[flow/run.sh]
#!/bin/bash
# the make line also repeats each setting of config.mk as NAME=value (left out here)
make -C /OpenROAD-flow-scripts/flow DESIGN_CONFIG=/design/flow/config.mk WORK_HOME=/design/flow/orfs CLKGATE_MAP_FILE= finish
[flow/config.mk]
export PLATFORM = sky130hd
export DESIGN_NAME = sdram_logger
export DESIGN_NICKNAME = sdram_logger
export VERILOG_FILES = /design/flow/design.v
export SDC_FILE = /design/flow/constraint.sdc
export NUM_CORES = 4
export LEC_CHECK = 0
export CAP_MARGIN = 15
export CELL_PAD_IN_SITES_DETAIL_PLACEMENT = 0
export CELL_PAD_IN_SITES_GLOBAL_PLACEMENT = 1
export CORE_ASPECT_RATIO = 1.51
export CORE_MARGIN = 2
export CORE_UTILIZATION = 40
export GPL_ROUTABILITY_DRIVEN = 0
export GPL_TIMING_DRIVEN = 0
export SLEW_MARGIN = 20
export TNS_END_PERCENT = 50
[flow/constraint.sdc]
create_clock -name core_clock -period 14.0 [get_ports {clk}]
set_input_delay 2.8000 -clock core_clock [delete_from_list [all_inputs] [get_ports {clk}]]
set_output_delay 2.8000 -clock core_clock [all_outputs]
set_load 0.01 [all_outputs]
[flow/design.v]
module memory_controller( CLK_48MHZ,RESET,SDRAM_STATUS,READ_CMD, GEIG_DATA, MAG_DATA, BA_READ,COL_READ, ROW_READ, 
BA_WRITE, COL_WRITE, ROW_WRITE
,NEXT_READ,NEXT_WRITE,DATA_OUT,BA_OUT,COL_OUT,ROW_OUT,CMD_OUT);
input CLK_48MHZ,RESET,SDRAM_STATUS, READ_CMD;
input [79:0] GEIG_DATA;
input [79:0] MAG_DATA;
input [1:0] BA_READ;
input [8:0] COL_READ;
input [12:0] ROW_READ;
input [1:0] BA_WRITE;
input [8:0] COL_WRITE;
input [12:0] ROW_WRITE;
output NEXT_READ, NEXT_WRITE;
output [15:0] DATA_OUT;
output [1:0] BA_OUT;
output [8:0] COL_OUT;
output [12:0] ROW_OUT;
output [1:0] CMD_OUT;
reg [79:0] geig_prev;
reg [79:0] geig_buffer;
parameter new_geig_cmd =2'b01;
parameter num_geig_cycles = 5;
reg [79:0] mag_prev;
reg [79:0] mag_buffer;
parameter new_mag_cmd =2'b10;
parameter num_mag_cycles = 5;
reg [79:0] data_buffer;
reg read_prev;
parameter new_read_cmd = 2'b11;
reg [23:0] read_address;
reg [23:0] write_address;
reg [7:0] schedule;
reg [2:0] num_cycles;
reg [2:0] write_count;
reg busy_hold;
reg next_write;
reg next_read;
reg [1:0] ba_out;
reg [12:0] row_out;
reg [8:0] col_out;
reg [15:0] data_out;
reg [1:0] cmd_out;
assign NEXT_WRITE = next_write;
assign NEXT_READ = next_read;
assign CMD_OUT = cmd_out;
assign BA_OUT = ba_out;
assign ROW_OUT = row_out;
assign COL_OUT = col_out;
assign DATA_OUT = data_out;
always @(posedge CLK_48MHZ or negedge RESET)
begin
if (RESET==1'b0) begin
    schedule = 8'b00000000;
    busy_hold = 1'b0;
    write_count=4'b0000;
    next_write<=0;
    next_read<=0;
    cmd_out<=2'b00;
    num_cycles=0;
    ba_out<=0;
    row_out<=0;
    col_out<=0;
    data_out<=0;
    write_address=0;
    read_address=0;
    mag_prev=80'b0;
    geig_prev=80'b0;
end else begin
write_address = {BA_WRITE,COL_WRITE,ROW_WRITE};
read_address = {BA_READ,COL_READ,ROW_READ};
if ((schedule[1:0] ==2'b00) && (RESET==1'b1)) begin
    schedule=schedule>>2;
end
if ((geig_prev!=GEIG_DATA) && (RESET==1'b1)) begin
    geig_buffer[79:0] = GEIG_DATA;
    geig_prev = GEIG_DATA;
    if (schedule[1:0] == 2'b00) begin
        schedule[1:0] = new_geig_cmd;
    end else if (schedule[3:2] ==2'b00) begin
        schedule[3:2] = new_geig_cmd;
    end else if (schedule[5:4] == 2'b00) begin
        schedule[5:4] = new_geig_cmd;
    end else begin
        schedule[7:6] = new_geig_cmd;
    end
end else begin
    geig_prev= GEIG_DATA;
end
if ((mag_prev!=MAG_DATA) && (RESET==1'b1)) begin
    mag_buffer[79:0] = MAG_DATA;
    mag_prev = MAG_DATA;
    if (schedule[1:0] == 2'b00) begin
        schedule[1:0] = new_mag_cmd;
    end else if (schedule[3:2] ==2'b00) begin
        schedule[3:2] = new_mag_cmd;
    end else if (schedule[5:4] == 2'b00) begin
        schedule[5:4] = new_mag_cmd;
    end else begin
        schedule[7:6] = new_mag_cmd;
    end
end else begin
    mag_prev=MAG_DATA;
end
if ((READ_CMD ==1'b1) && (read_prev ==1'b0) && (RESET==1'b1))begin
    read_prev=READ_CMD;
    if (schedule[1:0] == 2'b00) begin
        schedule[1:0] = new_read_cmd;
    end else if (schedule[3:2] ==2'b00) begin
        schedule[3:2] = new_read_cmd;
    end else if (schedule[5:4] == 2'b00) begin
        schedule[5:4] = new_read_cmd;
    end else begin
        schedule[7:6] = new_read_cmd;
    end
end else begin
    read_prev = READ_CMD;
end
if (((schedule[1:0] == new_geig_cmd) || (schedule[1:0] == new_mag_cmd)) && (RESET==1'b1)) begin
    if ((schedule[1:0] == new_geig_cmd) && (write_count==0)) begin
        num_cycles=num_geig_cycles;
        data_buffer[79:0] = geig_buffer;
    end else if ((schedule[1:0] == new_mag_cmd) && (write_count==0)) begin
        num_cycles = num_mag_cycles;
        data_buffer[79:0]=mag_buffer;
    end
    if (write_count<num_cycles) begin
        if ((SDRAM_STATUS==1'b1) && (busy_hold==1)) begin
            cmd_out<=2'b00;
        end
        if ((busy_hold==1'b1)&&(SDRAM_STATUS==1'b0)) begin
            next_write<=1'b1;
            data_buffer = data_buffer >>16;
            busy_hold=1'b0;
            write_count=write_count+1;
        end else if ((SDRAM_STATUS==1'b0) && (busy_hold==0)) begin
            next_write<=1'b0;
            cmd_out<=2'b10;
            ba_out<=BA_WRITE;
            row_out<=ROW_WRITE;
            col_out<=COL_WRITE;
            data_out<=data_buffer[15:0];
            busy_hold=1'b1;
        end
    end else if (write_count==num_cycles) begin
        write_count=0;
        schedule=schedule>>2;
    end
end else if ((schedule[1:0]==new_read_cmd) && (RESET==1'b1)) begin
    if (read_address == write_address) begin 
        schedule=schedule>>2;
    end else begin
        if ((SDRAM_STATUS==1'b1) && (busy_hold==1)) begin
            cmd_out<=2'b00;
        end    
        if ((SDRAM_STATUS==1'b0) && (busy_hold==1)) begin
            next_read<=1'b1;
            busy_hold=0;
            schedule=schedule>>2;
        end else if ((SDRAM_STATUS==1'b0) && (busy_hold==0)) begin
            next_read<=1'b0;
            cmd_out<=2'b01;
            ba_out<=BA_READ;
            row_out<=ROW_READ;
            col_out<=COL_READ;
            busy_hold=1'b1;
        end
    end
end
end  
end
endmodule
module sdram_interface(CLK_48MHZ,RESET,TIMESTAMP,A_IN_BANK,A_IN_COL,A_IN_ROW,D_IN,CMD_IN,
SDRAM_DQ_IN,SDRAM_DQ_OUT,SDRAM_DQ_OE,
SDRAM_A0,SDRAM_A1,SDRAM_A2,SDRAM_A3,SDRAM_A4,SDRAM_A5,SDRAM_A6,SDRAM_A7,SDRAM_A8,SDRAM_A9,SDRAM_A10,SDRAM_A11,
SDRAM_A12,
SDRAM_CLK_EN,SDRAM_BA0,SDRAM_BA1,SDRAM_CKE,SDRAM_CS,SDRAM_RAS,SDRAM_CAS,SDRAM_WE,SDRAM_DQML,SDRAM_DQMU,
STATUS,DATA_READ);
parameter t_rc = 4;  
parameter t_ras = 3;  
parameter t_rcd= 1;  
parameter t_rp = 2;  
parameter t_dpl = 1;  
parameter t_rrd =1;  
parameter t_ref = 1;  
input CLK_48MHZ;
input RESET;
input [23:0] TIMESTAMP;
input [1:0] CMD_IN;  
input [1:0] A_IN_BANK;
input [8:0] A_IN_COL;
input [12:0] A_IN_ROW;
input [15:0] D_IN;
input [15:0] SDRAM_DQ_IN;
output [15:0] SDRAM_DQ_OUT;
output SDRAM_DQ_OE;
output SDRAM_A0,SDRAM_A1,SDRAM_A2,SDRAM_A3,SDRAM_A4,SDRAM_A5,SDRAM_A6,SDRAM_A7,SDRAM_A8,SDRAM_A9,SDRAM_A10,
SDRAM_A11,SDRAM_A12,
SDRAM_CLK_EN,SDRAM_BA0,SDRAM_BA1,SDRAM_CKE,SDRAM_CS,SDRAM_RAS,SDRAM_CAS,SDRAM_WE,SDRAM_DQML,SDRAM_DQMU;
output STATUS;
output [15:0] DATA_READ;
reg busy;
assign STATUS=busy;
reg [15:0] dout;  
reg weVAL;  
assign SDRAM_DQ_OUT = dout;
assign SDRAM_DQ_OE = weVAL;
reg [15:0] dread;  
assign DATA_READ[0] = dread[0];
assign DATA_READ[1] = dread[1];
assign DATA_READ[2] = dread[2];
assign DATA_READ[3] = dread[3];
assign DATA_READ[4] = dread[4];
assign DATA_READ[5] = dread[5];
assign DATA_READ[6] = dread[6];
assign DATA_READ[7] = dread[7];
assign DATA_READ[8] = dread[8];
assign DATA_READ[9] = dread[9];
assign DATA_READ[10] = dread[10];
assign DATA_READ[11] = dread[11];
assign DATA_READ[12] = dread[12];
assign DATA_READ[13] = dread[13];
assign DATA_READ[14] = dread[14];
assign DATA_READ[15] = dread[15];
reg [12:0] address;
assign SDRAM_A0 = address[0];
assign SDRAM_A1 = address[1];
assign SDRAM_A2 = address[2];
assign SDRAM_A3 = address[3];
assign SDRAM_A4 = address[4];
assign SDRAM_A5 = address[5];
assign SDRAM_A6 = address[6];
assign SDRAM_A7 = address[7];
assign SDRAM_A8 = address[8];
assign SDRAM_A9 = address[9];
assign SDRAM_A10 = address[10];
assign SDRAM_A11 = address[11];
assign SDRAM_A12 = address[12];
reg pwr_up_hold;
reg pwr_stabalize;
reg [3:0] init_counter;
reg [23:0] ts_delay;
assign SDRAM_CLK_EN = pwr_stabalize;  
reg cke;
reg cs;
reg ras;
reg cas;
reg we;
reg ba0;
reg ba1;
reg dqmu;
reg dqml;
assign SDRAM_CKE = cke;
assign SDRAM_CS =  cs;
assign SDRAM_RAS=  ras;
assign SDRAM_CAS=  cas;
assign SDRAM_WE=   we;
assign SDRAM_BA0=  ba0;
assign SDRAM_BA1=  ba1;
assign SDRAM_DQMU= dqmu;
assign SDRAM_DQML= dqml;
reg write_cycle;
reg write_exit;
reg [3:0] write_counter;
reg read_cycle;
reg [3:0] read_counter;
reg read_exit;
reg idle_cycle;
always @(negedge CLK_48MHZ or negedge RESET)
begin
if (RESET==1'b0) begin
    weVAL<=1'b0;
    pwr_up_hold=1'b1;
    busy=1'b1;
    pwr_stabalize=1'b0;
    init_counter=4'b0;
    write_cycle=1'b0;
    write_exit=1'b0;
    write_counter=4'b0;
    read_cycle=1'b0;
    read_counter=4'b0;
    read_exit=1'b0;
    idle_cycle=1'b0;
    dout<=0;
    address=0;
    dread<=0;
    ts_delay=0;
    cke<=1'b0;
    cs<=1'b0;
    ras<=1'b0;
    cas<=1'b0;
    we<=1'b0;
    ba0<=1'b0;
    ba1<=1'b0;
    dqmu<=1'b0;
    dqml<=1'b0;
end else begin
    if (busy==0) begin
        if (CMD_IN==2) begin
            write_cycle=1;
            write_exit=0;
        end else if (CMD_IN==1) begin
            read_cycle=1;
            read_exit=0;
        end else begin
            idle_cycle=1;
        end
    end
    if (write_cycle==1) begin
        if (write_counter==t_rc+t_ras+2) begin
            cke<=0;
            cs<=0;
            ras<=0;
            cas<=0;
            we<=1;
            address=13'b0;
            busy=0;
            write_cycle=0;
            write_counter=0;
            write_exit=1;
        end
        if ((write_counter>t_rc+t_ras) && (write_counter<t_rc+t_ras+2)) begin
            cke<=1;
            cs<=0;
            ras<=1;
            cas<=1;
            we<=1;
            dqml<=1;
            dqmu<=1;
            weVAL<=0;
            address=13'b0;
            write_counter=write_counter+1;
        end
        if (write_counter==t_rc+t_ras) begin
            cke<=1;
            cs<=0;
            ras<=1;
            cas<=0;
            we<=0;
            address[8:0] = A_IN_COL;
            address[10] =1;
            weVAL<=1;
            dout<=D_IN;  
            write_counter=write_counter+1;
        end
        if ((write_counter>t_rc) && (write_counter<t_rc+t_ras)) begin
            cke<=1;
            cs<=0;
            ras<=1;
            cas<=1;
            we<=1;
            address=13'b0;
            write_counter=write_counter+1;
        end
        if (write_counter==t_rc) begin
            cke<=1;
            cs<=0;
            ras<=0;
            cas<=1;
            we<=1;
            dqmu<=0;
            dqml<=0;
            ba0<=A_IN_BANK[0];
            ba1<=A_IN_BANK[1];
            address=A_IN_ROW;
            write_counter=write_counter+1;
        end
        if ((write_counter>0) && (write_counter<t_rc)) begin
            cke<=1;
            cs<=0;
            ras<=1;
            cas<=1;
            we<=1;
            address=13'b0;
            write_counter=write_counter+1;
        end
        if ((write_counter==0) && (write_exit==0)) begin
            cke<=1;
            cs<=0;
            ras<=1;
            cas<=1;
            we<=1;
            busy=1;
            write_counter=write_counter+1;
        end
    end
    if (read_cycle==1) begin
        if (read_counter==t_rc+t_ras+5) begin
            cke<=0;
            cs<=0;
            ras<=0;
            cas<=0;
            we<=1;
            address=13'b0;
            busy=0;
            read_cycle=0;
            read_counter=0;
            read_exit=1;
        end
        if (read_counter==t_rc+t_ras+4) begin
            cke<=1;
            cs<=0;
            ras<=1;
            cas<=1;
            we<=1;
            dqmu<=1;
            dqml<=1;
            address=13'b0;
            read_counter=read_counter+1;
        end
        if (read_counter==t_rc+t_ras+3) begin
            cke<=1;
            cs<=0;
            ras<=1;
            cas<=1;
            we<=1;
            dread<=SDRAM_DQ_IN;
            address=13'b0;
            read_counter=read_counter+1;
        end
        if ((read_counter>t_rc+t_ras) && (read_counter<t_rc+t_ras+3)) begin
            cke<=1;
            cs<=0;
            ras<=1;
            cas<=1;
            we<=1;
            address=13'b0;
            read_counter=read_counter+1;
        end
        if (read_counter==t_rc+t_ras) begin
            cke<=1;
            cs<=0;
            ras<=1;
            cas<=0;
            we<=1;
            address[8:0] = A_IN_COL;
            address[10] =1; 
            dread<= 16'b0;
            read_counter=read_counter+1;
        end
        if ((read_counter>t_rc) && (read_counter<t_rc+t_ras)) begin
            cke<=1;
            cs<=0;
            ras<=1;
            cas<=1;
            we<=1;
            address=13'b0;
            read_counter=read_counter+1;
        end
        if (read_counter==t_rc) begin
            cke<=1;
            cs<=0;
            ras<=0;
            cas<=1;
            we<=1;
            dqmu<=0;
            dqml<=0;
            ba0<=A_IN_BANK[0];
            ba1<=A_IN_BANK[1];
            address=A_IN_ROW;
            read_counter=read_counter+1;
        end
        if ((read_counter>0) && (read_counter<t_rc)) begin
            cke<=1;
            cs<=0;
            ras<=1;
            cas<=1;
            we<=1;
            address=13'b0;
            read_counter=read_counter+1;
        end
        if ((read_counter==0) && (read_exit==0)) begin
            cke<=1;
            cs<=0;
            ras<=1;
            cas<=1;
            we<=1;
            busy=1;
            read_counter=read_counter+1;
        end
    end
    if (pwr_up_hold==1'b1) begin
        if (TIMESTAMP < 2) begin
            cke<=1'b0;
            cs<=1'b0;
            dqml<=1'b0;
            dqmu<=1'b0;
            dout<=16'b0;
            busy=1;
        end else if ((TIMESTAMP>=2)&&(TIMESTAMP<4)) begin
            pwr_stabalize=1'b1;
            cke<=1'b1;
            dqml<=1'b1;
            dqmu<=1'b1;
        end else if (TIMESTAMP>=4) begin  
            if (init_counter==t_rp+1+t_rc+1+1) begin
                cke<=0;
                cs<=0;
                ras<=0;
                cas<=0;
                we<=1;
                address=13'b0;
                pwr_up_hold=1'b0;  
                busy=0;
            end
            if (init_counter==t_rp+1+t_rc+1) begin
                cke<=1;
                cs<=0;
                ras<=1;
                cas<=1;
                we<=1;
                address=13'b0;
                init_counter=init_counter+1;
            end
            if (init_counter==t_rp+1+t_rc) begin
                cke<=1;
                cs<=0;
                ras<=0;
                cas<=0;
                we<=0;
                ba1<=0;
                ba0<=1;
                address=13'b0001000100000;
                init_counter=init_counter+1;
            end
            if ((init_counter>t_rp+1) && (init_counter<t_rp+1+t_rc)) begin
                cke<=1;
                cs<=0;
                ras<=1;
                cas<=1;
                we<=1;
                address=13'b0;
                init_counter=init_counter+1;
            end
            if ((init_counter==t_rp+1) && (TIMESTAMP==ts_delay)) begin
                cke<=1;
                cs<=0;
                ras<=1;
                cas<=1;
                we<=1;
                init_counter=init_counter+1;
            end
            if ((init_counter==t_rp+1) && (TIMESTAMP!=ts_delay)) begin
                cke<=0;
                cs<=0;
                ras<=1;
                cas<=1;
                we<=1;
                address=13'b0;
            end
            if (init_counter==t_rp) begin
                cke<=0;
                cs<=0;
                ras<=0;
                cas<=0;
                we<=1;
                address=13'b0;
                init_counter=init_counter+1;
                ts_delay=TIMESTAMP+1;
            end
            if ((init_counter>0) && (init_counter<t_rp)) begin
                cke<=1;
                cs<=0;
                ras<=1;
                cas<=1;
                we<=1;
                address=13'b0;
                init_counter=init_counter+1;
            end
            if (init_counter==0) begin
                cke<=1;
                cs<=0;
                ras<=0;
                cas<=1;
                we<=0;
                address[10]=1;
                init_counter=init_counter+1;
            end
        end
    end
end  
end
endmodule
module read_buffer( CLK_48MHZ,RESET,NEXT_BYTE,DATA_READ,ROW_WRITE,READ_CMD,BYTE_OUT);
input CLK_48MHZ, RESET, NEXT_BYTE;
input [15:0] DATA_READ;
input [12:0] ROW_WRITE;
output READ_CMD;
output [7:0] BYTE_OUT;
reg read_cmd;
reg [1:0] init_stage;
reg [8:0] init_wait;
reg [7:0] byte_out;
reg [1:0] position;
reg next_byte_prev;
reg [15:0] buffer_a;
reg [15:0] buffer_b;
assign BYTE_OUT = byte_out;
assign READ_CMD = read_cmd;
always @(posedge CLK_48MHZ or negedge RESET) begin
    if (RESET==1'b0) begin
        read_cmd<=1'b0;
        position<= 2'b00;
        byte_out<=8'b0;
        next_byte_prev<=1'b0;
        init_stage=1;
        init_wait=0;
        buffer_a<=0;
        buffer_b<=0;
    end else begin
        next_byte_prev<=NEXT_BYTE;
        if ((NEXT_BYTE==1'b1) && (next_byte_prev==1'b0) && (init_stage==0)) begin
            if (position==2'b00) begin
                byte_out<=buffer_a[7:0];
                position<=position+1;
            end else if (position==2'b01) begin
                byte_out<=buffer_a[15:8];
                position<=position+1;
            end else if (position==2'b10) begin
                byte_out<=buffer_b[7:0];
                position<=position+1;
            end else begin
                byte_out<=buffer_b[15:8];
                position<=2'b00;
            end
        end
        if ((init_stage==1) && (ROW_WRITE>=13'b0000000000011)) begin
            read_cmd<=1'b1;
            init_stage=2;
        end
        if (init_stage==2) begin
            if (init_wait<300) begin
                buffer_a<=DATA_READ;
                init_wait=init_wait+1;
            end else if ((init_wait>=300) && (init_wait<400)) begin
                read_cmd<=1'b0;
                init_wait=init_wait+1;
            end else if (init_wait>=400) begin
                read_cmd<=1'b1;
                init_wait=0;
                init_stage=0;
            end 
        end
        if ((position==2'b00) && (init_stage==0)) begin
            read_cmd<=1'b1;
        end
        if ((position==2'b01) && (init_stage==0)) begin
            read_cmd<=1'b0;
            buffer_b<=DATA_READ;
        end
        if ((position==2'b10) && (init_stage==0)) begin
            read_cmd<=1'b1;
        end
        if ((position==2'b11) && (init_stage==0)) begin
            buffer_a<=DATA_READ;
            read_cmd<=1'b0;
        end
    end
end
endmodule
module write_address_traversal( CLK,RESET,NEXT, BA_WRITE_OUT, ROW_WRITE_OUT,COL_WRITE_OUT );
input CLK, NEXT, RESET;
output [1:0] BA_WRITE_OUT;
output [8:0] COL_WRITE_OUT;
output [12:0] ROW_WRITE_OUT;
reg [23:0] current_count;
reg next_prev;  
assign BA_WRITE_OUT = current_count[23:22];
assign COL_WRITE_OUT = current_count[21:13];
assign ROW_WRITE_OUT = current_count[12:0];
always @(negedge CLK or negedge RESET)
begin
if (RESET==1'b0) begin
    current_count=24'b0;
    next_prev=1'b0;
end else begin
    if (NEXT && !next_prev) begin
    if (current_count == 24'b111111111111111111111111) begin
        current_count = 24'b0;
    end else begin
        current_count = current_count+1;
    end
end
    next_prev = NEXT;
end
end
endmodule
module read_address_traversal( CLK,NEXT,RESET, BA_READ_OUT, ROW_READ_OUT,COL_READ_OUT );
input CLK,NEXT,RESET;
output [1:0] BA_READ_OUT;
output [8:0] COL_READ_OUT;
output [12:0] ROW_READ_OUT;
reg [23:0] current_count;
reg next_prev;  
assign BA_READ_OUT = current_count[23:22];
assign COL_READ_OUT = current_count[21:13];
assign ROW_READ_OUT = current_count[12:0];
always @(negedge CLK or negedge RESET)
begin
if (RESET==1'b0) begin
    current_count=24'b0;
    next_prev=1'b0;
end else begin
    if (NEXT && !next_prev) begin
    if (current_count == 24'b111111111111111111111111) begin
        current_count = 24'b0;
    end else begin
        current_count = current_count+1;
    end
    end
    next_prev = NEXT;
    end
end
endmodule
module sdram_logger (
    input         clk,           
    input         rst_n,         
    input  [23:0] timestamp,     
    input  [79:0] geig_data,     
    input  [79:0] mag_data,      
    input         next_byte,     
    input  [15:0] sdram_dq_in,   
    output [15:0] sdram_dq_out,  
    output        sdram_dq_oe,   
    output [12:0] sdram_a,
    output [1:0]  sdram_ba,
    output        sdram_clk_en,
    output        sdram_cke,
    output        sdram_cs,
    output        sdram_ras,
    output        sdram_cas,
    output        sdram_we,
    output        sdram_dqml,
    output        sdram_dqmu,
    output [7:0]  byte_out       
);
wire        sdram_status;
wire [15:0] data_read;
wire        next_read, next_write, read_cmd;
wire [15:0] mc_data_out;
wire [1:0]  mc_ba_out, mc_cmd_out;
wire [8:0]  mc_col_out;
wire [12:0] mc_row_out;
wire [1:0]  ba_read, ba_write;
wire [8:0]  col_read, col_write;
wire [12:0] row_read, row_write;
memory_controller memory_controller_0(
    .CLK_48MHZ    ( clk ),
    .RESET        ( rst_n ),
    .SDRAM_STATUS ( sdram_status ),
    .READ_CMD     ( read_cmd ),
    .GEIG_DATA    ( geig_data ),
    .MAG_DATA     ( mag_data ),
    .BA_READ      ( ba_read ),
    .COL_READ     ( col_read ),
    .ROW_READ     ( row_read ),
    .BA_WRITE     ( ba_write ),
    .COL_WRITE    ( col_write ),
    .ROW_WRITE    ( row_write ),
    .NEXT_READ    ( next_read ),
    .NEXT_WRITE   ( next_write ),
    .DATA_OUT     ( mc_data_out ),
    .BA_OUT       ( mc_ba_out ),
    .COL_OUT      ( mc_col_out ),
    .ROW_OUT      ( mc_row_out ),
    .CMD_OUT      ( mc_cmd_out )
);
read_address_traversal read_address_traversal_0(
    .CLK          ( clk ),
    .NEXT         ( next_read ),
    .RESET        ( rst_n ),
    .BA_READ_OUT  ( ba_read ),
    .ROW_READ_OUT ( row_read ),
    .COL_READ_OUT ( col_read )
);
write_address_traversal write_address_traversal_0(
    .CLK           ( clk ),
    .RESET         ( rst_n ),
    .NEXT          ( next_write ),
    .BA_WRITE_OUT  ( ba_write ),
    .ROW_WRITE_OUT ( row_write ),
    .COL_WRITE_OUT ( col_write )
);
read_buffer read_buffer_0(
    .CLK_48MHZ ( clk ),
    .RESET     ( rst_n ),
    .NEXT_BYTE ( next_byte ),
    .DATA_READ ( data_read ),
    .ROW_WRITE ( row_write ),
    .READ_CMD  ( read_cmd ),
    .BYTE_OUT  ( byte_out )
);
sdram_interface sdram_interface_0(
    .CLK_48MHZ    ( clk ),
    .RESET        ( rst_n ),
    .TIMESTAMP    ( timestamp ),
    .A_IN_BANK    ( mc_ba_out ),
    .A_IN_COL     ( mc_col_out ),
    .A_IN_ROW     ( mc_row_out ),
    .D_IN         ( mc_data_out ),
    .CMD_IN       ( mc_cmd_out ),
    .SDRAM_DQ_IN  ( sdram_dq_in ),
    .SDRAM_DQ_OUT ( sdram_dq_out ),
    .SDRAM_DQ_OE  ( sdram_dq_oe ),
    .SDRAM_A0  ( sdram_a[0] ),  .SDRAM_A1  ( sdram_a[1] ),  .SDRAM_A2  ( sdram_a[2] ),
    .SDRAM_A3  ( sdram_a[3] ),  .SDRAM_A4  ( sdram_a[4] ),  .SDRAM_A5  ( sdram_a[5] ),
    .SDRAM_A6  ( sdram_a[6] ),  .SDRAM_A7  ( sdram_a[7] ),  .SDRAM_A8  ( sdram_a[8] ),
    .SDRAM_A9  ( sdram_a[9] ),  .SDRAM_A10 ( sdram_a[10] ), .SDRAM_A11 ( sdram_a[11] ),
    .SDRAM_A12 ( sdram_a[12] ),
    .SDRAM_CLK_EN ( sdram_clk_en ),
    .SDRAM_BA0    ( sdram_ba[0] ),
    .SDRAM_BA1    ( sdram_ba[1] ),
    .SDRAM_CKE    ( sdram_cke ),
    .SDRAM_CS     ( sdram_cs ),
    .SDRAM_RAS    ( sdram_ras ),
    .SDRAM_CAS    ( sdram_cas ),
    .SDRAM_WE     ( sdram_we ),
    .SDRAM_DQML   ( sdram_dqml ),
    .SDRAM_DQMU   ( sdram_dqmu ),
    .STATUS       ( sdram_status ),
    .DATA_READ    ( data_read )
);
endmodule
==> metrics.yaml, run 1 <==
area_growth_pct: 19.9
fp-utilization_pct: 40.3
cts_hold_buffers: 0
grt_use_total_pct: 26.7
grt_max_degree: 106
fin_util_pct: 48.3
cts_buffers: 73
synth_top_area_share_pct: 21.6
maxSlewHeadroom_pct: 23.1
grt_pass1_vias: 25900
status: "complete, no violations"
finalMaxSlewViolations: 0
timing.hold.ws_ns: 0.441
flop_cell: "dfrtp_1"
min_path_cells: 1
io_pins: 251
slowest_delay_ns: 0.54
crit_buf_inv: 4
ys_warn_count: 5
crit_chain: "clkdlybuf4s50_1 > xor2_1 > nor4_1 > nand4_1 > or4_1 > clkbuf_1 > buf_2 > o221ai_1 > ha_1 > and3_1 > clkbuf_1 > o21ai_0 > a31oi_1 > o21ai_0"
power.leakage_nw: 16.4
critPathMaxFanout: 10
nets: 3686
r2r-end: "read_buffer_0.buffer_a[14]"
ff2ff_setup_slack_ns: 3.49
power.group.top: "sequential cells"
ys_cells: 3105
root_buffer: "clkbuf_16"
crit_arrival_ns: 6.68
async_reset_ff_share_pct: 63.6
vias: 25200
grt_remaining_overflow: 0
coreArea_um2: 83100
ys_seq_share_pct: 53.1
tns_ns: 0
die_area_um2: 86100
post-cts-setup-buffers: 0
p_per_area_nw_per_um2: 120
endpoint_kind: "flop"
die_h_um: 359
fill_cells: 7802
rr_worst_depth: 9
htree_levels: 3
aoi_share_pct: 15.2
ys_ff: 662
p_int_mw: 3.59
simple_gate_area_share_pct: 11.3
mux_share_pct: 7.21
crit_end: "sdram_interface_0.we"
cp-start-kind: "input port"
critical_path_cell_count: 14
max_cap_violations: 0
log.warning_count: 54
setup_viol_count_final: 0
via_per_inst: 5.46
pwr-share-seq_pct: 45.7
report.final.hold_viol_count: 0
hpwl_um: 89600
p_comb_uw: 551
crit_start: "timestamp[15]"
cts.path.max_buffers: 3
crit_type: "input port to flop"
numClockSinks: 662
grt_pass1_wl_um: 170000
yosysChipArea_um2: 33500
ir_drop_uv: 90.6
combPwrFrac_pct: 11.5
worstMarginPinSlew_ns: 1.14
holdPathEnd: "sdram_interface_0.pwr_stabalize"
antenna_found_initial: 0
wl_per_cell_um: 24.7
p_seq_mw: 2.19
setup_ws_ns: 0.757
pwr.group.clock_mw: 2.05
area_leaders: "edfxtp_1 (22%), dfrtp_1 (20%), dfrtn_1 (11%), xnor2_1 (5.2%), o21ai_0 (4.3%)"
dp_slack_ns: 0.179
insertion_delay_ns: 0.65
diodes: 0
synth_cells: 3105
die_w_um: 239
synthesis.nets: 3353
p_switching_mw: 1.21
cp_top_family: "simple AND/OR/NAND/NOR gates"
largest_area_cell: "edfxtp_1"
topCombFamilyByArea: "AND-OR/OR-AND gates"
drc: 0
clock_power_share_pct: 42.8
switching_share_pct: 25.2
clkTransAtPathRegs_ns: 0.05
yosys-top-cells-count: "o21ai_0 (288), dfrtp_1 (272), nand2_1 (268)"
fin_skew_ns: 0.0528
ant_nets: 0
reg2reg_from: "write_address_traversal_0.current_count[0]"
synth_top_cell_by_count: "o21ai_0"
syn_area_per_cell_um2: 10.8
port_buffers: 248
hp-class: "flop to flop"
synth_cell_types: 98
cts_tree: "yes"
post_cts_resized: 0
ys_sh_adder_pct: 1.68
worstHoldStart: "sdram_interface_0.pwr_stabalize"
rsz0062_at_grt: "no"
drt-initial-drc-count: 1565
xor_share_pct: 7.58
wirelength_um: 114000
drt_first_pass_iters: 5
synthesis.area_um2: 33500
required_ns: 7.44
crit_path_top_delay_cell: "or4_1"
edf_count: 241
rows: 130
-- final cells by class --
type,instances,area [um2],share of cell area [%]
Tap cell,1122,1400,3.50
Inverter,128,483,1.20
Sequential cell,662,17800,44.3
Timing Repair Buffer,257,2690,6.71
Multi-Input combinational cell,2123,14400,35.9
Clock inverter,41,450,1.12
Buffer,191,827,2.06
Clock buffer,96,2110,5.25
-- stage by stage --
step | area, um2 | total power [mW] | instances
after CTS | 40100 | 4.85 | 4620
after floorplan | 33500 | 2.51 | 3105
final | 40100 | 4.80 | 4620
after global placement | 37400 | 2.80 | 4475
after detailed placement | 37600 | 2.79 | 4484
after global routing | 40100 | 4.97 | 4620
-- metal layers --
layer | global-route usage [%] | routed length (um) | up-vias
met4 | 14.6 | 7110 | 0
met5 | 0 | 0 | -
met1 | 29.1 | 41600 | 12500
met3 | 3.08 | 4100 | 203
li1 | - | - | 11800
met2 | 49.8 | 61500 | 724
==> run 2: changes to the inputs <==
CAP_MARGIN = 20   (was 15)
CELL_PAD_IN_SITES_DETAIL_PLACEMENT = default   (was 0)
CELL_PAD_IN_SITES_GLOBAL_PLACEMENT = default   (was 1)
CORE_ASPECT_RATIO = default   (was 1.51)
CORE_UTILIZATION = 15   (was 40)
GPL_ROUTABILITY_DRIVEN = default   (was 0)
GPL_TIMING_DRIVEN = default   (was 0)
TNS_END_PERCENT = default   (was 50)
clock period = 14.7 ns   (was 14.0 ns; I/O delays follow)
==> run 2 against run 1 <==
  * Sequential cell count unchanged
  * Count of clock-buffer cells in the layout grew 18
  * Register-to-register slack better by 0.73 ns
  * Synthesized cell count unchanged
  * Routed wire length rose by 4.9%
  * Clock power down 6%
  * Clock skew increased by 0.0087 ns
  * Power is 5.9% lower
  * Global-route usage is 16 points lower
  * Non-clock buffer count decreased by 157
  * First-iteration DRC count up 57%
  * Area after synthesis unchanged
  * Critical path type unchanged
==> metrics.yaml, run 2 <==
synth_top_area_share_pct: 21.6  # unchanged
holdPathEnd: "sdram_interface_0.pwr_stabalize"
p_int_mw: 3.36  # -6.4%
cts_buffers: 77  # +5.5%
simple_gate_area_share_pct: 11.3  # unchanged
stdcell_count: 6344  # +37%
area_leaders: "edfxtp_1 (22%), dfrtp_1 (20%), dfrtn_1 (11%), xnor2_1 (5.2%), o21ai_0 (4.3%)"
synthesis.nets: 3353  # unchanged
die_w_um: 476  # +99%
setup_viol_count_final: 0  # unchanged
die_h_um: 476  # +33%
clkTransAtPathRegs_ns: 0.04  # about the same
clock_power_share_pct: 42.9  # about the same
async_reset_ff_share_pct: 63.6  # unchanged
grt_remaining_overflow: 0  # unchanged
ant_nets: 0  # unchanged
reg2reg_from: "write_address_traversal_0.current_count[0]"
report.final.hold_viol_count: 0  # unchanged
rows: 173  # +33%
tns_ns: 0  # unchanged
synth_cell_types: 98  # unchanged
p_per_area_nw_per_um2: 108  # -9.8%
cts_hold_buffers: 0  # unchanged
topCombFamilyByArea: "AND-OR/OR-AND gates"
largest_area_cell: "edfxtp_1"
pwr-share-seq_pct: 46.3  # +0.6 points
mux_share_pct: 7.21  # unchanged
root_buffer: "clkbuf_16"
aoi_share_pct: 15.2  # unchanged
crit_start: "timestamp[15]"
cp-start-kind: "input port"
die_area_um2: 227000  # +160%
post-cts-setup-buffers: 0  # unchanged
htree_levels: 3  # unchanged
synth_top_cell_by_count: "o21ai_0"
edf_count: 241  # unchanged
power.group.top: "sequential cells"
critical_path_cell_count: 12  # -2
worstMarginPinSlew_ns: 1.08  # -0.0643 ns
combPwrFrac_pct: 10.8  # -0.7 points
wirelength_um: 120000  # +4.9%
crit_type: "input port to flop"
io_pins: 251  # unchanged
crit_arrival_ns: 6.72  # +0.04 ns
fp-utilization_pct: 15.1  # -25 points
min_path_cells: 1  # unchanged
post_cts_resized: 0  # unchanged
switching_share_pct: 25.6  # +0.33 points
finalMaxSlewViolations: 0  # unchanged
slowest_delay_ns: 0.66  # +0.12 ns
yosysChipArea_um2: 33500  # unchanged
drc: 0  # unchanged
xor_share_pct: 7.58  # unchanged
syn_area_per_cell_um2: 10.8  # unchanged
ys_cells: 3105  # unchanged
drt_first_pass_iters: 5  # unchanged
insertion_delay_ns: 0.69  # +0.04 ns
required_ns: 7.83  # +0.39 ns
cts_tree: "yes"
ys_sh_adder_pct: 1.68  # unchanged
crit_path_top_delay_cell: "or4_1"
hp-class: "flop to flop"
rsz0062_at_grt: "no"
crit_buf_inv: 2  # -2
ys_warn_count: 5  # unchanged
critPathMaxFanout: 12  # +2
grt_pass1_wl_um: 172000  # +1.4%
crit_chain: "clkdlybuf4s50_1 > xor2_1 > nor4_1 > nand4_1 > or4_1 > buf_4 > mux2i_1 > ha_1 > o211ai_1 > a31o_2 > and2_1 > a211o_1"
gr-usage-met1_pct: 12.8  # -16 points
numClockSinks: 662  # unchanged
vias: 25200  # -0.10%
ys_seq_share_pct: 53.1  # unchanged
gp_congestion: 0.849
nets: 3533  # -4.2%
antenna_found_initial: 84  # +84
rr_worst_depth: 9  # unchanged
synth_cells: 3105  # unchanged
grt_use_total_pct: 10.2  # -16 points
worstHoldStart: "sdram_interface_0.pwr_stabalize"
p_switching_mw: 1.15  # -4.7%
cp_top_family: "simple AND/OR/NAND/NOR gates"
ir_drop_uv: 74.8  # -17%
ff2ff_setup_slack_ns: 4.22  # +0.73 ns
pwr.group.clock_mw: 1.93  # -6%
top_usage_layer: "met2"
drt-initial-drc-count: 2461  # +57%
endpoint_kind: "flop"
grt_pass1_vias: 24500  # -5.5%
yosys-top-cells-count: "o21ai_0 (288), dfrtp_1 (272), nand2_1 (268)"
finalPower_mw: 4.51  # -5.9%
maxSlewHeadroom_pct: 28.1  # +5.0 points
via_per_inst: 3.97  # -27%
fin_util_pct: 18.9  # -29 points
placed_cells: 6180  # +38%
dpl-instance-area_um2: 39200  # +4.4%
ys_ff: 662  # unchanged
p_comb_uw: 490  # -11%
fin_skew_ns: 0.0615  # +0.00866 ns
status: "complete, no violations"
crit_end: "sdram_interface_0.ras"
flop_cell: "dfrtp_1"
max_cap_violations: 0  # unchanged
grt_max_degree: 96  # -9.4%
port_buffers: 250  # +0.81%
power.leakage_nw: 16.2  # -1.6%
cts.path.max_buffers: 3  # unchanged
met2_usage_pct: 15.4  # -34 points
synthesis.area_um2: 33500  # unchanged
gr-usage-met3_pct: 3.40  # +0.32 points
log.warning_count: 52  # -3.7%
fin_area_um2: 41900  # +4.3%
hpwl_um: 92300  # +3.0%
r2r-end: "read_buffer_0.buffer_a[15]"
area_growth_pct: 25.1
coreArea_um2: 222000  # +170%
p_seq_mw: 2.09  # -5%
wl_per_cell_um: 18.9  # -24%
run 2: layer usage:
layer | routed length (um) | vias to the layer above | part of all wire, %
li1 | - | 11500 | -
met1 | 49900 | 12600 | 42
met5 | 462 | - | 0.39
met4 | 7330 | 72 | 6.1
met2 | 51900 | 789 | 43
met3 | 10300 | 242 | 8.6
run 2: metrics by stage:
stage                     setup WS, ns  hold slack (ns)
after floorplan                   1.47            0.419
after global placement           0.410            0.445
after detailed placement         0.421            0.456
after CTS                         1.09            0.453
after global routing             0.808            0.483
final                             1.11            0.443
run 2: cell type report:
| class | instances | area [um2] |
|---|---|---|
| Antenna cell | 19 | 47.5 |
| Clock buffer | 114 | 2230 |
| Clock inverter | 32 | 350 |
| Fill cell | 24300 | 180000 |
| Inverter | 128 | 480 |
| Multi-Input combinational cell | 2123 | 14400 |
| Sequential cell | 662 | 17800 |
| Tap cell | 2975 | 3720 |
| Timing Repair Buffer | 291 | 2830 |
==> run 3: changes to the inputs <==
ABC_AREA = 0   (was default)
CELL_PAD_IN_SITES_DETAIL_PLACEMENT = 0   (was default)
CELL_PAD_IN_SITES_GLOBAL_PLACEMENT = 0   (was default)
CORE_ASPECT_RATIO = 0.92   (was default)
CORE_UTILIZATION = 61   (was 15)
CTS_CLUSTER_SIZE = 87   (was default)
GPL_ROUTABILITY_DRIVEN = 0   (was default)
MAX_ROUTING_LAYER = met5   (was default)
clock period = 5.9 ns   (was 14.7 ns; I/O delays follow)
==> run 3 against run 2 <==
  * The layout now fails its checks (negative setup slack)
  * Synthesized cell count unchanged
  * Combinational power grew to 2.8 times the previous value
  * Final cell count is 31% lower
  * Non-clock buffer count up 329
  * Sequential share of layout area barely moved
  * Critical path depth stayed put
  * Register-to-register slack worse by 4.1 ns
  * Critical path type unchanged
  * Critical endpoint is now sdram_interface_0.cke
  * Largest power group unchanged
==> metrics.yaml, run 3 <==
status: "complete, but fails checks"
so_faults: "negative setup slack"
crit_type: "input port to flop"
power.leakage_nw: 17.8  # +10%
edf_count: 241  # unchanged
cts.path.max_buffers: 3  # unchanged
ys_ff: 662  # unchanged
fp-utilization_pct: 61.6  # +46 points
hp-class: "input port to async pin"
switching_share_pct: 24.8  # -0.79 points
grt_max_degree: 169  # +76%
finalPower_mw: 11.0  # +140%
cts_hold_buffers: 0  # unchanged
largest_area_cell: "edfxtp_1"
synth_top_area_share_pct: 21.6  # unchanged
p_int_mw: 8.29  # +150%
async_reset_ff_share_pct: 63.6  # unchanged
cp-start-kind: "input port"
clock_power_share_pct: 40.4  # -2.5 points
grt_remaining_overflow: 0  # unchanged
gr-usage-met1_pct: 53.1  # +40 points
max_cap_violations: 0  # unchanged
die_area_um2: 56800  # -75%
setup_ws_ns: -0.494  # -1.60 ns
synth_top_cell_by_count: "o21ai_0"
regArea_um2: 17800  # unchanged
rsz0062_at_grt: "yes"
ys_seq_share_pct: 53.1  # unchanged
cp_top_family: "simple AND/OR/NAND/NOR gates"
area_growth_pct: 25.1  # about the same
maxSlewHeadroom_pct: 27.6  # -0.47 points
cts_tree: "yes"
via_per_inst: 6.17  # +55%
finalMaxSlewViolations: 0  # unchanged
synth_cells: 3105  # unchanged
fin_util_pct: 77.0  # +58 points
flop_cell: "dfrtp_1"
vias: 27000  # +7.2%
ys_warn_count: 5  # unchanged
top_usage_layer: "met1"
drc: 0  # unchanged
rows: 82  # -53%
final-comb-area_um2: 15000  # +3.8%
wl_per_cell_um: 22.4  # +19%
worstMarginPinSlew_ns: 1.09  # +0.00699 ns
gr-usage-met3_pct: 5.48  # +2.1 points
p_per_area_nw_per_um2: 263  # +140%
xor_share_pct: 7.58  # unchanged
combPwrFrac_pct: 12.3  # +1.5 points
crit_path_top_delay_cell: "or4_4"
cts_buffers: 69  # -10%
setup_viol_count_final: 40  # +40
io_pins: 251  # unchanged
crit_chain: "clkbuf_2 > xor2_2 > nor4_2 > nand4_1 > or4_4 > nand2_4 > o221ai_4 > ha_4 > o211a_1 > a211o_1 > a32o_1 > a31o_2"
grt_pass1_wl_um: 151000  # -12%
topCombFamilyByArea: "AND-OR/OR-AND gates"
pwr.group.clock_mw: 4.44  # +130%
crit_start: "timestamp[21]"
insertion_delay_ns: 0.65  # -0.04 ns
rr_worst_depth: 30  # +21
ys_cells: 3105  # unchanged
port_buffers: 250  # unchanged
fill_cells: 3604  # -85%
r2r-end: "sdram_interface_0.read_counter[0]"
ys_sh_adder_pct: 1.68  # unchanged
ff2ff_setup_slack_ns: 0.12  # -4.10 ns
met2_usage_pct: 50.8  # +35 points
tns_ns: -7.48  # -7.48 ns
htree_levels: 3  # unchanged
nets: 3854  # +9.1%
critical_path_cell_count: 12  # unchanged
pwr-share-seq_pct: 47.3  # +1.0 points
p_seq_mw: 5.21  # +150%
ir_drop_uv: 221  # +200%
dp_slack_ns: -1.79  # -2.21 ns
root_buffer: "clkbuf_16"
grt_pass1_vias: 26400  # +8.0%
ant_nets: 0  # unchanged
coreArea_um2: 54400  # -76%
hpwl_um: 69600  # -25%
antenna_found_initial: 1  # -99%
drt_first_pass_iters: 6  # +1
die_w_um: 248  # -48%
crit_end: "sdram_interface_0.cke"
simple_gate_area_share_pct: 11.3  # unchanged
syn_area_per_cell_um2: 10.8  # unchanged
grt_use_total_pct: 34.6  # +24 points
fin_skew_ns: 0.0645  # +0.00297 ns
numClockSinks: 662  # unchanged
power.group.top: "sequential cells"
synth_cell_types: 98  # unchanged
required_ns: 3.39  # -4.44 ns
area_leaders: "edfxtp_1 (22%), dfrtp_1 (20%), dfrtn_1 (11%), xnor2_1 (5.2%), o21ai_0 (4.3%)"
reg2reg_from: "sdram_interface_0.read_counter[0]"
slowest_delay_ns: 0.55  # -0.11 ns
crit_buf_inv: 1  # -1
critPathMaxFanout: 4  # -8
die_h_um: 229  # -52%
yosys-top-cells-count: "o21ai_0 (288), dfrtp_1 (272), nand2_1 (268)"
yosysChipArea_um2: 33500  # unchanged
crit_arrival_ns: 3.88  # -2.84 ns
aoi_share_pct: 15.2  # unchanged
drt-initial-drc-count: 3442  # +40%
mux_share_pct: 7.21  # unchanged
endpoint_kind: "flop"
synthesis.nets: 3353  # unchanged
p_switching_mw: 2.73  # +140%
report.final.hold_viol_count: 0  # unchanged
log.warning_count: 66  # +27%
wirelength_um: 98100  # -18%
clkTransAtPathRegs_ns: 0.07  # +0.03 ns
p_comb_mw: 1.36  # +180%
synthesis.area_um2: 33500  # unchanged
-- run 3: per-stage QoR --
step,hold slack [ns],std cells,area [um2]
after floorplan,0.419,3105,33600
after global placement,0.417,4215,38900
after detailed placement,0.428,4215,38900
after CTS,0.355,4358,41500
after global routing,0.372,4377,41900
final,0.384,4378,41900
-- run 3: what timing repair did --
item / in CTS / in global routing
pin swaps: 31 / 42
setup buffers: 14 / 20
setup endpoints to repair: 64 / 149
gates resized: 137 / 77
gates cloned: 4 / 0
-- run 3: routing by layer --
| metal | up-vias | share of wire, % |
|---|---|---|
| met2 | 1282 | 44 |
| met4 | 0 | 3.4 |
| li1 | 12100 | - |
| met5 | - | 0 |
| met3 | 241 | 9.1 |
| met1 | 13300 | 43 |
-- run 3: cell type report --
cell class | instances | share of cell area (%)
clock inverters | 29 | 0.696
flip-flops and latches | 662 | 42.4
multi-input cells | 2123 | 35.8
inverters | 128 | 1.16
repair buffers | 620 | 13.0
clock buffers | 100 | 4.81
well taps | 714 | 2.13
diodes | 2 | 0.0119
==> run 4: changes to the inputs <==
ABC_AREA = default   (was 0)
CELL_PAD_IN_SITES_DETAIL_PLACEMENT = default   (was 0)
CELL_PAD_IN_SITES_GLOBAL_PLACEMENT = default   (was 0)
CORE_ASPECT_RATIO = default   (was 0.92)
CORE_UTILIZATION = 56   (was 61)
CTS_CLUSTER_SIZE = default   (was 87)
GPL_ROUTABILITY_DRIVEN = default   (was 0)
MAX_ROUTING_LAYER = default   (was met5)
SETUP_SLACK_MARGIN = 2.11   (was default)
clock period = 7.94 ns   (was 5.9 ns; I/O delays follow)
==> run 4 against run 3 <==
  * Still fails the layout checks on negative setup slack
  * Register-to-register slack improved by 1.2 ns
  * First-iteration DRC count decreased by 14%
  * Hold slack improved by 0.068 ns
  * Setup slack improved by 0.47 ns
  * Sequential cell count stayed put
  * Count of clock-buffer cells in the layout is 10 higher
  * Non-clock buffer count fell by 145
  * Largest power group unchanged
  * Sequential share of layout area grew 0.13 points
  * Critical path depth up 1
  * Area after synthesis unchanged
==> metrics.yaml, run 4 <==
p_seq_mw: 3.87  # -26%
root_buffer: "clkbuf_16"
clkTransAtPathRegs_ns: 0.04  # -0.03 ns
cp-start-kind: "input port"
rsz0062_at_grt: "yes"
gp_congestion: 0.921
status: "complete, but fails checks"
grt_use_total_pct: 31.5  # -3.2 points
cts_tree: "yes"
async_reset_ff_share_pct: 63.6  # unchanged
cp_top_family: "simple AND/OR/NAND/NOR gates"
crit_arrival_ns: 4.43  # +0.55 ns
worstMarginPinSlew_ns: 1.10  # +0.0116 ns
crit_type: "input port to flop"
placed_cells: 4034  # -4.3%
rr_worst_depth: 8  # -73%
cpMostUsedCell: "buf_6"
slowest_delay_ns: 0.53  # -0.02 ns
rows: 89  # +8.5%
yosysChipArea_um2: 33500  # unchanged
fp-utilization_pct: 56.7  # -4.8 points
report.final.hold_viol_count: 0  # unchanged
p_int_mw: 6.14  # -26%
grt_pass1_vias: 25200  # -4.8%
min_path_cells: 2
cts_buffers: 74  # +7.2%
area_growth_pct: 24.8
synthesis.nets: 3353  # unchanged
ant_nets: 0  # unchanged
finalPower_mw: 8.22  # -25%
clock_power_share_pct: 41.5  # +1.1 points
io_pins: 251  # unchanged
cts.path.max_buffers: 3  # unchanged
grt_pass1_wl_um: 151000  # about the same
edf_count: 241  # unchanged
fin_skew_ns: 0.0585  # -0.00592 ns
crit_start: "timestamp[14]"
switching_share_pct: 25.3  # +0.54 points
simple_gate_area_share_pct: 11.3  # unchanged
ir_drop_uv: 245  # +11%
port_buffers: 250  # unchanged
worstHoldStart: "sdram_interface_0.write_exit"
insertion_delay_ns: 0.65  # about the same
hpwl_um: 70100  # +0.76%
max_cap_violations: 0  # unchanged
ys_cells: 3105  # unchanged
syn_area_per_cell_um2: 10.8  # unchanged
die_h_um: 248  # +8.7%
coreArea_um2: 59000  # +8.5%
antenna_found_initial: 5  # +4
crit_buf_inv: 3  # +2
crit_end: "sdram_interface_0.ras"
r2r-end: "sdram_interface_0.address[7]"
endpoint_kind: "flop"
crit_chain: "buf_8 > xor2_2 > nor4_2 > nand4_1 > or4_4 > buf_6 > buf_6 > o221ai_4 > ha_4 > o211ai_1 > a31o_2 > and2_4 > a211o_1"
ys_ff: 662  # unchanged
area_leaders: "edfxtp_1 (22%), dfrtp_1 (20%), dfrtn_1 (11%), xnor2_1 (5.2%), o21ai_0 (4.3%)"
die_w_um: 248  # +0.11%
synth_top_area_share_pct: 21.6  # unchanged
grt_remaining_overflow: 0  # unchanged
finalMaxSlewViolations: 0  # unchanged
nets: 3719  # -3.5%
log.warning_count: 61  # -7.6%
grt_max_degree: 109  # -36%
aoi_share_pct: 15.2  # unchanged
htree_levels: 3  # unchanged
crit_path_top_delay_cell: "or4_4"
ys_warn_count: 5  # unchanged
combPwrFrac_pct: 11.4  # -0.9 points
so_faults: "negative setup slack"
hp-class: "flop to flop"
power.leakage_nw: 17.5  # -2.0%
synth_cells: 3105  # unchanged
numClockSinks: 662  # unchanged
stdcell_count: 4309  # -1.6%
pwr-share-seq_pct: 47.1  # -0.2 points
reg2reg_from: "memory_controller_0.cmd_out[1]"
pwr.group.clock_mw: 3.41  # -23%
critPathMaxFanout: 4  # unchanged
vias: 26400  # -2.4%
topCombFamilyByArea: "AND-OR/OR-AND gates"
required_ns: 4.41  # +1.02 ns
via_per_inst: 6.12  # -0.80%
setup_ws_ns: -0.0217  # +0.472 ns
cts_hold_buffers: 0  # unchanged
power.group.top: "sequential cells"
drc: 0  # unchanged
setup_viol_count_final: 1  # -98%
wirelength_um: 101000  # +3.3%
mux_share_pct: 7.21  # unchanged
synth_top_cell_by_count: "o21ai_0"
p_per_area_nw_per_um2: 197  # -25%
synthesis.area_um2: 33500  # unchanged
holdPathEnd: "sdram_interface_0.write_exit"
synth_cell_types: 98  # unchanged
drt_first_pass_iters: 6  # unchanged
maxSlewHeadroom_pct: 26.7  # -0.92 points
yosys-top-cells-count: "o21ai_0 (288), dfrtp_1 (272), nand2_1 (268)"
ys_sh_adder_pct: 1.68  # unchanged
p_switching_mw: 2.08  # -24%
drt-initial-drc-count: 2947  # -14%
wl_per_cell_um: 23.5  # +5.0%
flop_cell: "dfrtp_1"
ff2ff_setup_slack_ns: 1.34  # +1.22 ns
largest_area_cell: "edfxtp_1"
fill_cells: 4273  # +19%
die_area_um2: 61700  # +8.8%
p_comb_uw: 937  # -31%
critical_path_cell_count: 13  # +1
xor_share_pct: 7.58  # unchanged
ys_seq_share_pct: 53.1  # unchanged
-- run 4: area by class of cell --
type | count | area (um2) | area share [%]
Antenna cell | 6 | 15.0 | 0.0360
Clock buffer | 110 | 2170 | 5.19
Clock inverter | 27 | 283 | 0.677
Inverter | 128 | 484 | 1.16
Multi-Input combinational cell | 2128 | 15600 | 37.4
Sequential cell | 662 | 17800 | 42.6
Tap cell | 773 | 967 | 2.32
Timing Repair Buffer | 475 | 4440 | 10.6
-- run 4: repair_timing --
item	CTS	global route
resized	229	230
setup buffers	36	86
pin swaps	39	70
cloned	5	6
setup endpoints to repair	351	398
-- run 4: through the flow --
step	hold slack (ns)	setup TNS (ns)	area, um2	setup slack [ns]	utilization [%]
after floorplan	0.419	-0.740	34100	-0.338	-
final	0.452	-0.0217	41800	-0.0217	70.8
after global routing	0.476	-0.0669	41800	-0.0619	70.7
after detailed placement	0.431	-23.91	37300	-1.01	63.2
after global placement	0.418	-21.56	37300	-0.992	63.2
after CTS	0.431	0	40500	0.00249	68.6
-- run 4: routing by layer --
layer	GRT usage (%)	part of all wire, %	routed length, um	up-vias
met5	0	0	0	-
li1	-	-	-	11900
met3	6.61	8.6	8690	176
met1	46.9	44	44400	13200
met2	46.4	45	45200	1105
met4	9.63	3.1	3140	0
==> run 5: changes to the inputs <==
CORE_UTILIZATION = 65   (was 56)
SETUP_SLACK_MARGIN = default   (was 2.11)
TNS_END_PERCENT = 5   (was default)
clock period = 10.5 ns   (was 7.94 ns; I/O delays follow)
==> run 5 against run 4 <==
  * The run now finishes clean
  * Sequential power down 24%
  * Setup slack better by 0.28 ns
  * Register-to-register slack better by 0.82 ns
==> metrics.yaml, run 5 <==
nets: 3560  # -4.3%
p_switching_mw: 1.52  # -27%
coreArea_um2: 51100  # -13%
maxSlewHeadroom_pct: 23.3  # -3.4 points
slowest_delay_ns: 0.58  # +0.05 ns
htree_levels: 3  # unchanged
die_w_um: 231  # -7.1%
drt-initial-drc-count: 3235  # +9.8%
hpwl_um: 67500  # -3.8%
r2r-end: "read_buffer_0.buffer_a[8]"
status: "complete, no violations"
fill_cells: 3344  # -22%
vias: 25600  # -2.9%
clkTransAtPathRegs_ns: 0.04  # about the same
synthesis.area_um2: 33500  # unchanged
crit_end: "sdram_interface_0.cke"
crit_path_top_delay_cell: "or4_4"
yosys-top-cells-count: "o21ai_0 (288), dfrtp_1 (272), nand2_1 (268)"
ys_warn_count: 5  # unchanged
power.leakage_nw: 16.3  # -6.8%
rr_worst_depth: 9  # +1
fin_skew_ns: 0.0628  # +0.00425 ns
reg2reg_from: "write_address_traversal_0.current_count[0]"
port_buffers: 250  # unchanged
flop_cell: "dfrtp_1"
grt_remaining_overflow: 0  # unchanged
holdPathEnd: "sdram_interface_0.pwr_stabalize"
ir_drop_uv: 146  # -41%
p_seq_mw: 2.93  # -24%
aoi_share_pct: 15.2  # unchanged
synthesis.nets: 3353  # unchanged
die_area_um2: 53300  # -14%
report.final.hold_viol_count: 0  # unchanged
endpoint_kind: "flop"
combPwrFrac_pct: 11.2  # -0.2 points
ff2ff_setup_slack_ns: 2.16  # +0.82 ns
synth_cell_types: 98  # unchanged
largest_area_cell: "edfxtp_1"
async_reset_ff_share_pct: 63.6  # unchanged
crit_buf_inv: 1  # -2
pwr-share-seq_pct: 46.9  # -0.2 points
area_growth_pct: 16.9
dp_slack_ns: -0.459  # +0.554 ns
crit_chain: "clkdlybuf4s50_1 > xor2_1 > nor4_1 > nand4_1 > or4_4 > nand2_1 > o221ai_1 > ha_1 > o211a_1 > a211o_1 > a32o_1 > a31o_2"
numClockSinks: 662  # unchanged
drc: 0  # unchanged
topCombFamilyByArea: "AND-OR/OR-AND gates"
synth_cells: 3105  # unchanged
syn_area_per_cell_um2: 10.8  # unchanged
ant_nets: 0  # unchanged
ys_seq_share_pct: 53.1  # unchanged
simple_gate_area_share_pct: 11.3  # unchanged
fp-utilization_pct: 65.5  # +8.8 points
grt_pass1_wl_um: 145000  # -3.7%
critical_path_cell_count: 12  # -1
worstMarginPinSlew_ns: 1.14  # +0.0425 ns
grt_max_degree: 103  # -5.5%
p_per_area_nw_per_um2: 160  # -19%
cp-start-kind: "input port"
cts_hold_buffers: 0  # unchanged
via_per_inst: 6.32  # +3.3%
die_h_um: 231  # -7.1%
synth_top_cell_by_count: "o21ai_0"
min_path_cells: 1  # -1
insertion_delay_ns: 0.64  # about the same
mux_share_pct: 7.21  # unchanged
synth_top_area_share_pct: 21.6  # unchanged
switching_share_pct: 24.2  # -1.1 points
rsz0062_at_grt: "no"
setup_viol_count_final: 0  # -1
finalMaxSlewViolations: 0  # unchanged
rows: 83  # -6.7%
p_comb_uw: 701  # -25%
power.group.top: "sequential cells"
antenna_found_initial: 2  # -3
grt_pass1_vias: 24900  # -0.89%
cts_buffers: 70  # -5.4%
io_pins: 251  # unchanged
gp_congestion: 0.913  # -0.79%
grt_use_total_pct: 35.7  # +4.2 points
post-cts-setup-buffers: 0  # -100%
log.warning_count: 56  # -8.2%
wirelength_um: 94600  # -6.7%
cp_top_family: "simple AND/OR/NAND/NOR gates"
area_leaders: "edfxtp_1 (22%), dfrtp_1 (20%), dfrtn_1 (11%), xnor2_1 (5.2%), o21ai_0 (4.3%)"
worstHoldStart: "sdram_interface_0.pwr_stabalize"
setup_ws_ns: 0.262  # +0.284 ns
edf_count: 241  # unchanged
required_ns: 5.68  # +1.27 ns
cts_tree: "yes"
crit_type: "input port to flop"
yosysChipArea_um2: 33500  # unchanged
finalPower_mw: 6.26  # -24%
root_buffer: "clkbuf_16"
cts.path.max_buffers: 3  # unchanged
ys_sh_adder_pct: 1.68  # unchanged
crit_arrival_ns: 5.42  # +0.99 ns
crit_start: "timestamp[16]"
critPathMaxFanout: 5  # +1
wl_per_cell_um: 23.3  # -0.81%
xor_share_pct: 7.58  # unchanged
hp-class: "flop to flop"
p_int_mw: 4.74  # -23%
ys_ff: 662  # unchanged
max_cap_violations: 0  # unchanged
clock_power_share_pct: 41.9  # +0.4 points
pwr.group.clock_mw: 2.62  # -23%
drt_first_pass_iters: 6  # unchanged
ys_cells: 3105  # unchanged
-- run 5: layer usage --
metal  track usage, %  share of wire [%]
met5                0                  0
met4             10.6                2.9
met3             11.2                 11
met2             53.5                 45
met1             50.2                 41
-- run 5: layout make-up --
cell class	instances	area (um2)	area share, %
tap	680	851	2.18
timing repair buffer	325	3120	7.97
multi-input combinational	2123	14400	36.9
antenna	2	5.00	0.0128
inverter	128	480	1.23
clock inverter	30	414	1.06
sequential	662	17800	45.4
clock buffer	102	2030	5.20
-- run 5: timing repair --
action | in CTS | in global routing
setup endpoints to repair | 0 | 5
resized | 0 | 2
hold endpoints to repair | 0 | 0
-- run 5: per-stage QoR --
stage	cell area, um2	setup TNS, ns	std cells	utilization [%]	hold WS (ns)
6_report	39100	0	4052	76.6	0.441
5_1_grt	39100	0	4052	76.6	0.462
4_1_cts	39100	0	4049	76.4	0.451
3_5_place_dp	36600	-2.26	3918	71.7	0.451
3_3_place_gp	36600	-2.47	3918	71.7	0.435
2_1_floorplan	33500	0	3105	-	0.419
==> run 6: changes to the inputs <==
CORE_UTILIZATION = 57   (was 65)
PLACE_DENSITY = 0.39   (was default)
TNS_END_PERCENT = default   (was 5)
clock period = 8.56 ns   (was 10.5 ns; I/O delays follow)
==> run 6 against run 5 <==
  * Register-to-register slack got worse by 1.1 ns
  * Setup slack got worse by 0.19 ns
  * Non-clock buffer count up 23
  * Critical path depth stayed put
  * Design area increased by 0.87%
  * Sequential cell count unchanged
  * Clock skew decreased by 0.0023 ns
  * Final cell count increased by 2.7%
  * First-iteration DRC count shrank 16%
  * Critical endpoint unchanged
  * Sequential share of layout area decreased by 0.39 points
  * Hold slack worse by 0.013 ns
==> metrics.yaml, run 6 <==
finalMaxSlewViolations: 0  # unchanged
cts.path.max_buffers: 3  # unchanged
grt_pass1_wl_um: 144000  # -0.53%
cts_hold_buffers: 0  # unchanged
finalPower_mw: 7.59  # +21%
cts_tree: "yes"
drt-initial-drc-count: 2708  # -16%
gp_congestion: 0.937  # +2.6%
ant_nets: 0  # unchanged
largest_area_cell: "edfxtp_1"
timing.hold.ws_ns: 0.428  # -0.0135 ns
r2r-end: "read_buffer_0.buffer_a[11]"
fp-utilization_pct: 57.8  # -7.7 points
area_leaders: "edfxtp_1 (22%), dfrtp_1 (20%), dfrtn_1 (11%), xnor2_1 (5.2%), o21ai_0 (4.3%)"
synth_cell_types: 98  # unchanged
slowest_delay_ns: 0.52  # -0.06 ns
simple_gate_area_share_pct: 11.3  # unchanged
mux_share_pct: 7.21  # unchanged
crit_type: "input port to flop"
crit_end: "sdram_interface_0.cke"
async_reset_ff_share_pct: 63.6  # unchanged
placed_cells: 4025  # +2.7%
synth_top_cell_by_count: "o21ai_0"
flop_cell: "dfrtp_1"
antenna_found_initial: 2  # unchanged
reg2reg_from: "write_address_traversal_0.current_count[0]"
aoi_share_pct: 15.2  # unchanged
log.warning_count: 59  # +5.4%
port_buffers: 250  # unchanged
crit_start: "timestamp[6]"
ir_drop_uv: 170  # +16%
ys_cells: 3105  # unchanged
power.group.top: "sequential cells"
status: "complete, no violations"
crit_arrival_ns: 4.65  # -0.77 ns
xor_share_pct: 7.58  # unchanged
setup_viol_count_final: 0  # unchanged
drt_first_pass_iters: 6  # unchanged
power.leakage_nw: 16.5  # +1.2%
pwr.group.clock_mw: 3.15  # +20%
tns_ns: 0  # unchanged
die_w_um: 246  # +6.7%
area_growth_pct: 17.9
combPwrFrac_pct: 11.2  # about the same
setup_ws_ns: 0.0737  # -0.188 ns
drc: 0  # unchanged
crit_buf_inv: 1  # unchanged
hpwl_um: 68500  # +1.6%
root_buffer: "clkbuf_16"
wirelength_um: 94700  # +0.11%
fin_skew_ns: 0.0605  # -0.00231 ns
crit_path_top_delay_cell: "or4_4"
pwr-share-seq_pct: 47.4  # +0.5 points
ys_warn_count: 5  # unchanged
dp_slack_ns: -0.897  # -0.438 ns
grt_pass1_vias: 24400  # -2.1%
die_h_um: 246  # +6.7%
grt_remaining_overflow: 0  # unchanged
coreArea_um2: 57900  # +13%
grt_max_degree: 130  # +26%
p_comb_uw: 848  # +21%
stdcell_count: 4163  # +2.7%
p_switching_mw: 1.87  # +24%
switching_share_pct: 24.7  # +0.45 points
p_per_area_nw_per_um2: 192  # +20%
yosys-top-cells-count: "o21ai_0 (288), dfrtp_1 (272), nand2_1 (268)"
cp-start-kind: "input port"
nets: 3585  # +0.70%
grt_use_total_pct: 31.1  # -4.6 points
ys_sh_adder_pct: 1.68  # unchanged
p_int_mw: 5.71  # +21%
fill_cells: 4423  # +32%
numClockSinks: 662  # unchanged
critical_path_cell_count: 12  # unchanged
report.final.hold_viol_count: 0  # unchanged
ff2ff_setup_slack_ns: 1.05  # -1.11 ns
wl_per_cell_um: 22.7  # -2.6%
yosysChipArea_um2: 33500  # unchanged
topCombFamilyByArea: "AND-OR/OR-AND gates"
cp_top_family: "simple AND/OR/NAND/NOR gates"
min_path_cells: 1  # unchanged
endpoint_kind: "flop"
cts_buffers: 72  # +2.9%
holdPathEnd: "sdram_interface_0.pwr_stabalize"
clkTransAtPathRegs_ns: 0.04  # about the same
via_per_inst: 6.10  # -3.4%
io_pins: 251  # unchanged
hp-class: "flop to flop"
synth_cells: 3105  # unchanged
die_area_um2: 60700  # +14%
insertion_delay_ns: 0.65  # about the same
rr_worst_depth: 9  # unchanged
crit_chain: "clkdlybuf4s50_1 > xor2_1 > nor4_1 > nand2_1 > or4_4 > nand2_4 > o221ai_4 > ha_2 > o211a_1 > a211o_1 > a32o_1 > a31o_2"
ys_seq_share_pct: 53.1  # unchanged
p_seq_mw: 3.59  # +23%
max_cap_violations: 0  # unchanged
synthesis.nets: 3353  # unchanged
syn_area_per_cell_um2: 10.8  # unchanged
worstMarginPinSlew_ns: 1.12  # -0.0166 ns
critPathMaxFanout: 4  # -1
ys_ff: 662  # unchanged
edf_count: 241  # unchanged
rows: 88  # +6.0%
worstHoldStart: "sdram_interface_0.pwr_stabalize"
synthesis.area_um2: 33500  # unchanged
htree_levels: 3  # unchanged
clock_power_share_pct: 41.5  # -0.4 points
maxSlewHeadroom_pct: 25.1  # +1.8 points
required_ns: 4.72  # -0.96 ns
synth_top_area_share_pct: 21.6  # unchanged
vias: 25400  # -0.80%
==> run 6: cell type report <==
class                      count  area (um2)  area share [%]
sequential                   662       17800            45.1
multi-input combinational   2123       14500            36.7
timing repair buffer         348        3340            8.45
clock buffer                  97        2000            5.06
tap                          765         957            2.43
inverter                     128         480            1.22
clock inverter                39         417            1.06
antenna                        1        2.50         0.00634
==> run 6: what timing repair did <==
item,4_1_cts,5_1_grt
setup endpoints to repair,6,6
pin swaps,8,13
gates resized,12,23
setup buffers,1,1
==> run 6: stage by stage <==
step	cell area [um2]	utilization [%]
finish	39500	68.1
global route	39500	68.1
CTS	39400	68.0
detailed placement	37000	63.8
global placement	37000	63.8
floorplan	33500	-
==> run 6: routing by layer <==
| layer | global-route usage, % | wire length, um | vias up |
|---|---|---|---|
| li1 | - | - | 11600 |
| met1 | 47.0 | 42300 | 12700 |
| met2 | 47.0 | 42600 | 990 |
| met3 | 5.57 | 8010 | 117 |
| met4 | 6.68 | 1760 | 0 |
| met5 | 0 | 0 | - |
Power and IR drop assume default switching activity.
